==> run a <==
// interpolation
module interpolation (
    input           clk,
    input           RST,
    input           START,
    input   [5:0]   H0,
    input   [5:0]   V0,
    input   [3:0]   SW,
    input   [3:0]   SH,
    output          REN,
    input   [7:0]   R_DATA,
    output  [11:0]  ADDR,
    output  [7:0]   O_DATA,
    output          O_VALID
);
clock: 17.4 ns
lec_check: 0
abc_area: 1
cap_margin: 20
core_aspect_ratio: 0.5
core_margin: 2
core_utilization: 40
cts_cluster_diameter: 220
cts_cluster_size: 100
max_routing_layer: met4
place_density: 0.89
slew_margin: 15
tns_end_percent: 10
run.sh (not shown) runs the stock make flow with config.mk's settings and CLKGATE_MAP_FILE=.
==> run b (differences from run a) <==
- CAP_MARGIN: 20 -> 35
- CORE_ASPECT_RATIO: 0.5 -> unset
- CORE_UTILIZATION: 40 -> 70
- CTS_CLUSTER_DIAMETER: 220 -> 88
- CTS_CLUSTER_SIZE: 100 -> 76
- PLACE_DENSITY: 0.89 -> 0.42
- SETUP_SLACK_MARGIN: unset -> -0.32
- TNS_END_PERCENT: 10 -> unset
==> flow/constraint.sdc (replaced) <==
create_clock -name core_clock -period 19.1 [get_ports {clk}]
set_input_delay 3.8200 -clock core_clock [delete_from_list [all_inputs] [get_ports {clk}]]
set_output_delay 3.8200 -clock core_clock [all_outputs]
set_load 0.01 [all_outputs]
==> results.py <==
# Metrics from the implementation run
metrics = {
    "sta": {
        "hold-worst-slack_ns": 0.503,
        "setup_viol": 8,
        "setup_ws_ns": -3.89,
    },
    "power": {
        "power.clock.fraction_pct": 41.2,
    },
    "floorplanning": {
        "core_area_um2": 26500,
    },
    "status": {
        "outcome": "finished with violations",
        "violations": "negative setup slack",
    },
    "worst_setup_path": {
        "r2r_setup_slack_ns": 5.64,
    },
    "detailed_routing": {
        "drtIter0Drc": 1180,
    },
    "final_layout": {
        "seq_share_pct": 19.8,
        "fin_area_um2": 13200,
    },
}
the above is filed under run a

==> results.py <==
# Metrics from the implementation run
metrics = {
    "status": {
        "violations": "negative setup slack",
        "outcome": "finished with violations",
    },
    "sta": {
        "hold-worst-slack_ns": 0.503,
        "setup_ws_ns": -2.67,
        "setup_viol": 8,
    },
    "floorplanning": {
        "core_area_um2": 15100,
    },
    "grt": {
        "use_met2_pct": 58.3,
    },
    "final_layout": {
        "fin_area_um2": 13100,
    },
    "worst_setup_path": {
        "r2r_setup_slack_ns": 6.66,
    },
    "power": {
        "p_sw_uw": 173,
    },
    "detailed_routing": {
        "drtIter0Drc": 676,
    },
    "place": {
        "dp_slack_ns": -2.66,
    },
}
the above is filed under run b


==> inputs of build 78 <==
==> flow/design.v <==
module interpolation (
    input           clk,
    input           RST,
    input           START,
    input   [5:0]   H0,
    input   [5:0]   V0,
    input   [3:0]   SW,
    input   [3:0]   SH,
    output          REN,
    input   [7:0]   R_DATA,
    output  [11:0]  ADDR,
    output  [7:0]   O_DATA,
    output          O_VALID
);
reg [5:0] reg_H0, reg_H0_next;
reg [5:0] reg_V0, reg_V0_next;
reg [3:0] reg_SW, reg_SW_next;
reg [3:0] reg_SH, reg_SH_next;
reg [11:0] reg_ADDR, reg_ADDR_next;
reg        output_valid, output_valid_next;  
reg        done, done_next;  
assign ADDR = reg_ADDR;
assign REN = 1'b0;
assign O_VALID = output_valid;
reg [9:0] width_sum, width_sum_next;
reg [9:0] height_sum, height_sum_next;
wire [5:0] X_lower, X_upper, Y_lower, Y_upper;
reg [5:0] last_y_row, last_y_row_next;  
reg x_divide, y_divide, x_divide_next, y_divide_next;
assign X_lower = width_sum[9:4];
assign X_upper = x_divide_next ? width_sum[9:4] : width_sum[9:4] + 1;
assign Y_lower = height_sum[9:4];
assign Y_upper = y_divide_next ? height_sum[9:4] : height_sum[9:4] + 1;
wire [5:0] next_X_lower, next_X_upper, next_Y_lower, next_Y_upper;
assign next_X_lower = width_sum_next[9:4];
assign next_X_upper = (width_sum_next[3:0] == 0) ? width_sum_next[9:4] : width_sum_next[9:4] + 1;
assign next_Y_lower = height_sum_next[9:4];
assign next_Y_upper = (height_sum_next[3:0] == 0) ? height_sum_next[9:4] : height_sum_next[9:4] + 1;
reg [3:0] x_ratio, x_ratio_next;  
reg [3:0] y_ratio, y_ratio_next;  
wire [7:0] left_margin, right_margin;
reg [7:0] data_y_lower [0:1];
reg [7:0] data_y_lower_next [0:1];
reg [7:0] data_y_upper [0:1];
reg [7:0] data_y_upper_next [0:1];
reg [4:0] count_cycle, count_cycle_next;
reg [1:0] pre_pre_state, pre_state, state, state_next;
wire pre_pre_state_is_11, pre_pre_state_is_10, pre_pre_state_is_01, pre_pre_state_is_00;
assign pre_pre_state_is_11 = pre_pre_state[1] & pre_pre_state[1];
assign pre_pre_state_is_00 = ~pre_pre_state[1] & ~pre_pre_state[0];
wire [5:0] x_ADDR, y_ADDR;
assign x_ADDR = state[1] ? X_upper : X_lower;
assign y_ADDR = state[0] ? Y_upper : Y_lower;
    Cal_Interpolation cal_inter_left (
        .DATA_1(data_y_lower[0]),
        .DATA_2(data_y_upper[0]),
        .ratio(y_ratio),
        .Out_DATA(left_margin)
    );
    Cal_Interpolation cal_inter_right (
        .DATA_1(data_y_lower[1]),
        .DATA_2(data_y_upper[1]),
        .ratio(y_ratio),
        .Out_DATA(right_margin)
    );
    Cal_Interpolation cal_inter (
        .DATA_1(left_margin),
        .DATA_2(right_margin),
        .ratio(x_ratio),
        .Out_DATA(O_DATA)
    );
always @(*)begin
    count_cycle_next = count_cycle;
    case(state)
        2'b00: begin
            if(y_divide_next | x_divide_next) begin
                state_next = 2'b11;
            end
            else begin
                state_next = 2'b01;
            end
        end
        2'b01: begin
            state_next = 2'b10;
        end
        2'b10: begin
            state_next = 2'b11;
        end
        2'b11: begin
            count_cycle_next = (count_cycle == 5'd16) ? 0 : count_cycle + 1;
            if(X_lower == next_X_lower && Y_upper == next_Y_upper) begin
                state_next = (X_upper == next_X_upper) ? 2'b11 : 2'b01;
            end
            else if(X_upper == next_X_lower) begin
                state_next = 2'b10;
            end
            else begin
                state_next = 2'b00;
            end
        end
    endcase
end
always @(*)begin
    reg_ADDR_next[5:0] = x_ADDR + reg_H0;
    reg_ADDR_next[11:6] = y_ADDR + reg_V0;
    output_valid_next = pre_state[1] & pre_state[0];
end
always @(*)begin
    case(pre_state)
        2'b00: begin
            data_y_lower_next[0] = R_DATA;
            data_y_lower_next[1] = x_divide ? R_DATA : data_y_lower[1];
            data_y_upper_next[0] = y_divide ? R_DATA : data_y_upper[0];
            data_y_upper_next[1] = data_y_upper[1];
        end
        2'b01: begin
            data_y_upper_next[0] = R_DATA;
            data_y_lower_next[0] = data_y_lower[0];
            data_y_lower_next[1] = data_y_lower[1];
            data_y_upper_next[1] = data_y_upper[1];
        end
        2'b10: begin
            data_y_lower_next[1] = R_DATA;
            data_y_lower_next[0] = pre_pre_state_is_11 ? data_y_lower[1] : data_y_lower[0];  
            data_y_upper_next[0] = pre_pre_state_is_11 ? data_y_upper[1] : data_y_upper[0];
            data_y_upper_next[1] = data_y_upper[1];
        end
        2'b11: begin
            data_y_upper_next[1] = R_DATA;
            data_y_lower_next[1] = y_divide ? R_DATA : data_y_lower[1];
            data_y_upper_next[0] = x_divide ? R_DATA : data_y_upper[0];
            data_y_lower_next[0] = y_divide ? data_y_upper[0] :
                                    x_divide ? data_y_lower[1] : data_y_lower[0];
        end
    endcase
end
always @(*)begin
    if(START) begin
        reg_H0_next = H0;
        reg_V0_next = V0;
        reg_SW_next = SW - 1;
        reg_SH_next = SH - 1;
    end
    else begin
        reg_H0_next = reg_H0;
        reg_V0_next = reg_V0;
        reg_SW_next = reg_SW;
        reg_SH_next = reg_SH;
    end
end
always @(*)begin
    if(state == 2'b11) begin
        if(count_cycle == 5'd16) begin
            width_sum_next = 0;
            height_sum_next = height_sum + reg_SH;
        end
        else begin
            width_sum_next = width_sum + reg_SW;
            height_sum_next = height_sum;
        end
    end
    else begin
        width_sum_next = width_sum;
        height_sum_next = height_sum;
    end
    x_divide_next = (width_sum[3:0] == 0);
    y_divide_next = (height_sum[3:0] == 0);
    x_ratio_next = width_sum[3:0];
    y_ratio_next = height_sum[3:0];
    if(height_sum[9:4] == reg_V0_next) begin
        done_next = 0;
    end
    else begin
        done_next = 1;
    end
end
always @(negedge clk) begin
    reg_ADDR <= reg_ADDR_next;
    data_y_lower[0] <= data_y_lower_next[0];
    data_y_lower[1] <= data_y_lower_next[1];
    data_y_upper[0] <= data_y_upper_next[0];
    data_y_upper[1] <= data_y_upper_next[1];
    output_valid <= output_valid_next;
end
always @(posedge clk) begin
    if(RST | START) begin
        width_sum <= 0;
        height_sum <= 0;
        state <= 2'b00;
        pre_state <= 2'b00;
        pre_pre_state <= 2'b00;
        x_divide <= 0;
        y_divide <= 0;
        x_ratio <= 0;
        y_ratio <= 0;
        done <= 1;
        count_cycle <= 0;
    end
    else begin
        width_sum <= width_sum_next;
        height_sum <= height_sum_next;
        state <= state_next;
        pre_state <= state;
        pre_pre_state <= pre_state;
        x_divide <= x_divide_next;
        y_divide <= y_divide_next;
        x_ratio <= x_ratio_next;
        y_ratio <= y_ratio_next;
        done <= done_next;
        count_cycle <= count_cycle_next;
    end
    reg_H0 <= reg_H0_next;
    reg_V0 <= reg_V0_next;
    reg_SW <= reg_SW_next;
    reg_SH <= reg_SH_next;
end
endmodule
module Cal_Interpolation (
    input   [7:0]   DATA_1,
    input   [7:0]   DATA_2,
    input   [3:0]   ratio,
    output  [7:0]   Out_DATA
);
    reg [3:0] flip_ratio;
    wire [7:0] d1_3, d1_2, d1_1, d1_0, d2_3, d2_2, d2_1, d2_0;
    wire [11:0] output_inter;
    assign d1_3 = {8{flip_ratio[3]}} & DATA_1;
    assign d1_2 = {8{flip_ratio[2]}} & DATA_1;
    assign d1_1 = {8{flip_ratio[1]}} & DATA_1;
    assign d1_0 = {8{flip_ratio[0]}} & DATA_1;
    assign d2_3 = {8{ratio[3]}} & DATA_2;
    assign d2_2 = {8{ratio[2]}} & DATA_2;
    assign d2_1 = {8{ratio[1]}} & DATA_2;
    assign d2_0 = {8{ratio[0]}} & DATA_2;
    assign output_inter = {d1_3, 3'b000} + {d1_2, 2'b00} + {d1_1, 1'b0} + d1_0 
                        + {d2_3, 3'b000} + {d2_2, 2'b00} + {d2_1, 1'b0} + d2_0 ;
    assign Out_DATA = (ratio == 4'b0000) ? DATA_1 : output_inter[11:4];
    always @(*)begin
        flip_ratio = ~ratio[3:0] + 1;
    end
endmodule
==> flow/run.sh <==
#!/bin/bash
# the make line also repeats each setting of config.mk as NAME=value (left out here)
make -C /OpenROAD-flow-scripts/flow DESIGN_CONFIG=/design/flow/config.mk WORK_HOME=/design/flow/orfs CLKGATE_MAP_FILE= finish
==> flow/config.mk <==
export PLATFORM = sky130hd
export DESIGN_NAME = interpolation
export DESIGN_NICKNAME = interpolation
export VERILOG_FILES = /design/flow/design.v
export SDC_FILE = /design/flow/constraint.sdc
export NUM_CORES = 4
export LEC_CHECK = 0
export ABC_AREA = 1
export CAP_MARGIN = 20
export CORE_ASPECT_RATIO = 0.5
export CORE_MARGIN = 2
export CORE_UTILIZATION = 60
export CTS_CLUSTER_DIAMETER = 306
export CTS_CLUSTER_SIZE = 97
export HOLD_SLACK_MARGIN = -0.07
export PLACE_DENSITY = 0.43
export SETUP_SLACK_MARGIN = -0.49
export SLEW_MARGIN = 20
==> flow/constraint.sdc <==
create_clock -name core_clock -period 14.5 [get_ports {clk}]
set_input_delay 2.9000 -clock core_clock [delete_from_list [all_inputs] [get_ports {clk}]]
set_output_delay 2.9000 -clock core_clock [all_outputs]
set_load 0.01 [all_outputs]
==> trial 94: changes against build 78 <==
==> flow/config.mk (replaced) <==
export PLATFORM = sky130hd
export DESIGN_NAME = interpolation
export DESIGN_NICKNAME = interpolation
export VERILOG_FILES = /design/flow/design.v
export SDC_FILE = /design/flow/constraint.sdc
export NUM_CORES = 4
export LEC_CHECK = 0
export ABC_AREA = 1
export CAP_MARGIN = 20
export CORE_MARGIN = 2
export CORE_UTILIZATION = 68
export CTS_CLUSTER_SIZE = 96
export PLACE_DENSITY_LB_ADDON = 0.06
export SLEW_MARGIN = 20
export TNS_END_PERCENT = 15
==> flow/constraint.sdc (replaced) <==
create_clock -name core_clock -period 19.1 [get_ports {clk}]
set_input_delay 3.8200 -clock core_clock [delete_from_list [all_inputs] [get_ports {clk}]]
set_output_delay 3.8200 -clock core_clock [all_outputs]
set_load 0.01 [all_outputs]
==> trial 7: changes against build 78 <==
==> flow/config.mk (replaced) <==
export PLATFORM = sky130hd
export DESIGN_NAME = interpolation
export DESIGN_NICKNAME = interpolation
export VERILOG_FILES = /design/flow/design.v
export SDC_FILE = /design/flow/constraint.sdc
export NUM_CORES = 4
export LEC_CHECK = 0
export CAP_MARGIN = 20
export CORE_MARGIN = 2
export CORE_UTILIZATION = 40
export CTS_CLUSTER_DIAMETER = 226
export MAX_ROUTING_LAYER = met4
export SLEW_MARGIN = 40
==> flow/constraint.sdc (replaced) <==
create_clock -name core_clock -period 32.0 [get_ports {clk}]
set_input_delay 6.4000 -clock core_clock [delete_from_list [all_inputs] [get_ports {clk}]]
set_output_delay 6.4000 -clock core_clock [all_outputs]
set_load 0.01 [all_outputs]
==> results <==
- Trial 7 ran to the end with no violations. Trial 94 finished but failed the layout checks on setup timing. Build 78 ran to the end with violations: setup timing.
- Power: trial 7 < trial 94 < build 78.
- Against trial 7, the critical path depth of build 78 is higher by 8.
- Of build 78 and trial 94, trial 94 has the higher sequential share of layout area (gap 0.71 points).
- Against build 78, the die area of trial 94 is lower by 12%.
- The lowest final area belongs to trial 7, the highest to build 78.
- Global-route usage: trial 94 > build 78 > trial 7.
- Routed wire length: build 78 is larger than trial 94 (about 9%).

==> run G: inputs <==
RTL: the design.v shown in full above, as it stands there.
Settings: LEC_CHECK=0, ABC_AREA=1, CAP_MARGIN=20, CORE_ASPECT_RATIO=0.5, CORE_MARGIN=2, CORE_UTILIZATION=43, CTS_CLUSTER_DIAMETER=220, CTS_CLUSTER_SIZE=100, MAX_ROUTING_LAYER=met4, PLACE_DENSITY_LB_ADDON=0.06, SLEW_MARGIN=15, TNS_END_PERCENT=10; clock period 17.4 ns.
==> run C (differences from run G) <==
CAP_MARGIN = 30   (was 20)
CELL_PAD_IN_SITES_DETAIL_PLACEMENT = 1   (was default)
CELL_PAD_IN_SITES_GLOBAL_PLACEMENT = 3   (was default)
CORE_ASPECT_RATIO = default   (was 0.5)
CORE_MARGIN = 9   (was 2)
CORE_UTILIZATION = 34   (was 43)
CTS_CLUSTER_DIAMETER = 296   (was 220)
CTS_CLUSTER_SIZE = 26   (was 100)
GPL_ROUTABILITY_DRIVEN = 0   (was default)
GPL_TIMING_DRIVEN = 0   (was default)
MAX_ROUTING_LAYER = met5   (was met4)
MIN_ROUTING_LAYER = met1   (was default)
PLACE_DENSITY_LB_ADDON = 0.09   (was 0.06)
TNS_END_PERCENT = 35   (was 10)
==> results.json <==
{
  "fp_util_pct": 35.0,
  "rows": 64,
  "reg2reg_slack_ns": 5.66,
  "p_sw_share_pct": 31.7,
  "failed_checks": "negative setup slack",
  "area_growth_pct": 20.5,
  "status": "complete, but fails checks",
  "buffers_excl_clock": 136,
  "worst_clock_skew_ns": 0.0714,
  "dp_hpwl_mm": 25.4,
  "worstPathMaxFanout": 4,
  "n_clock_buffer": 9,
  "fin_ws_ns": -3.22,
  "finalSetupViolCount": 8,
  "clockPowerShare_pct": 42.3,
  "grt_pass1_wl_mm": 51.8,
  "clock_area_share_pct": 3.92
}
the above is filed under run C

==> results.json <==
{
  "p_sw_share_pct": 29.0,
  "fin_ws_ns": -3.14,
  "rows": 41,
  "failed_checks": "negative setup slack",
  "buffers_excl_clock": 153,
  "fp_util_pct": 43.4,
  "grt_pass1_wl_mm": 44.3,
  "worstMarginPinSlew_ns": 0.858,
  "n_clock_buffer": 10,
  "clockPowerShare_pct": 41.1,
  "status": "complete, but fails checks",
  "area_growth_pct": 20.8,
  "finalSetupViolCount": 8,
  "grtUsageMet2_pct": 37.3,
  "worst_clock_skew_ns": 0.0627,
  "worstPathMaxFanout": 5,
  "reg2reg_slack_ns": 5.78,
  "clock_area_share_pct": 3.86
}
the above is filed under run G

Power is estimated from default activity; no workload was simulated.
